==> inputs of run a <==
==> flow/design.v (excerpt) <==
module calc_didactic(
        clk,
        rst,
        mem_addr,
        mem_we,
        mem_wdata,
        mem_rdata
    );
parameter addr_width = 10;
parameter word_width = 16;
input                       clk;
input                       rst;
output[addr_width-1 : 0]    mem_addr;
output                      mem_we;
output[word_width-1 : 0]    mem_wdata;
input [word_width-1 : 0]    mem_rdata;
wire[word_width-1 : 0]      disp_cp, disp_ind, disp_am, disp_aie, disp_t1, disp_t2, disp_ri, disp_mag;
wire[word_width-1 : 0]      disp_state, disp_reg_data;
wire[word_width-1 : 0]      io_in;
wire                        io_oe, io_we;
wire                        cp_oe;
wire                        cp_we;
wire[word_width-1 : 0]      cp_in;
wire[word_width-1 : 0]      cp_out;
register #(word_width) cp(clk, rst, cp_oe, cp_we, cp_in, cp_out, disp_cp);
wire                        ind_oe;
  ...
clock: 5.63 ns
lec_check: 0
abc_area: 1
cap_margin: 20
cell_pad_in_sites_detail_placement: 1
core_aspect_ratio: 1.57
core_margin: 7
core_utilization: 43
cts_cluster_diameter: 395
max_routing_layer: met4
min_routing_layer: met1
place_density: 0.65
slew_margin: 20
run.sh (not shown) runs the stock make flow with config.mk's settings and CLKGATE_MAP_FILE=.
==> inputs of run b, as changes to run a <==
ABC_AREA = default   (was 1)
CAP_MARGIN = 10   (was 20)
CELL_PAD_IN_SITES_DETAIL_PLACEMENT = default   (was 1)
CORE_ASPECT_RATIO = default   (was 1.57)
CORE_MARGIN = 2   (was 7)
CORE_UTILIZATION = 72   (was 43)
CTS_CLUSTER_DIAMETER = default   (was 395)
HOLD_SLACK_MARGIN = -0.05   (was default)
MAX_ROUTING_LAYER = default   (was met4)
MIN_ROUTING_LAYER = default   (was met1)
PLACE_DENSITY = default   (was 0.65)
SETUP_SLACK_MARGIN = 0.96   (was default)
==> flow/constraint.sdc (replaced) <==
create_clock -name core_clock -period 7.97 [get_ports {clk}]
set_input_delay 1.5940 -clock core_clock [delete_from_list [all_inputs] [get_ports {clk}]]
set_output_delay 1.5940 -clock core_clock [all_outputs]
set_load 0.01 [all_outputs]
==> inputs of run c, as changes to run a <==
ABC_AREA = default   (was 1)
CELL_PAD_IN_SITES_DETAIL_PLACEMENT = default   (was 1)
CORE_ASPECT_RATIO = default   (was 1.57)
CORE_MARGIN = 2   (was 7)
CORE_UTILIZATION = 68   (was 43)
CTS_CLUSTER_DIAMETER = 29   (was 395)
MIN_ROUTING_LAYER = default   (was met1)
PLACE_DENSITY = default   (was 0.65)
SETUP_SLACK_MARGIN = 0.21   (was default)
==> flow/constraint.sdc (replaced) <==
create_clock -name core_clock -period 6.43 [get_ports {clk}]
set_input_delay 1.2860 -clock core_clock [delete_from_list [all_inputs] [get_ports {clk}]]
set_output_delay 1.2860 -clock core_clock [all_outputs]
set_load 0.01 [all_outputs]
==> inputs of run d, as changes to run a <==
ABC_AREA = default   (was 1)
CELL_PAD_IN_SITES_DETAIL_PLACEMENT = default   (was 1)
CORE_ASPECT_RATIO = default   (was 1.57)
CORE_MARGIN = 2   (was 7)
CORE_UTILIZATION = 58   (was 43)
CTS_CLUSTER_DIAMETER = default   (was 395)
MAX_ROUTING_LAYER = default   (was met4)
MIN_ROUTING_LAYER = default   (was met1)
PLACE_DENSITY = default   (was 0.65)
SETUP_SLACK_MARGIN = 1.26   (was default)
==> flow/constraint.sdc (replaced) <==
create_clock -name core_clock -period 6.88 [get_ports {clk}]
set_input_delay 1.3760 -clock core_clock [delete_from_list [all_inputs] [get_ports {clk}]]
set_output_delay 1.3760 -clock core_clock [all_outputs]
set_load 0.01 [all_outputs]
==> qor summary <==
metric                                                          run c                   run b                     run a       run d
Result of the run                              stopped before the end  stopped before the end  finished with violations  no timing/DRC/antenna violations
Last stage reached                                            5_1_grt                 5_1_grt                         -           -
Layout check failures                                               -                       -      negative setup slack           -
Inverters excl. clock                                               -                       -                       352         105
Core ar.                                                   23600 um^2              22600 um^2                38300 um^2  27900 um^2
Uppermost routed layer                                              -                       -                      met4        met4
Global placement routability congestion                          1.10                    1.13                      1.02        1.03
Final antenna-violating net count                                   -                       -                         0           0
Final hold slack                                                    -                       -                  0.483 ns    0.466 ns
# nets final                                                        -                       -                      2633        2151
Peak fanout along the critical path                                 -                       -                         5           6
Worst-path cell with the longest stage delay                        -                       -                   dfxtp_4      or4b_4
Slew at the pin with the worst max-slew slack                       -                       -                   1.18 ns     1.13 ns
Ys cells                                                         1833                    1833                      2243        1833
Critical path depth in cells                                        -                       -                        27          23
Placed Instance Area                                       18200 um^2              17400 um^2                19000 um^2  18100 um^2
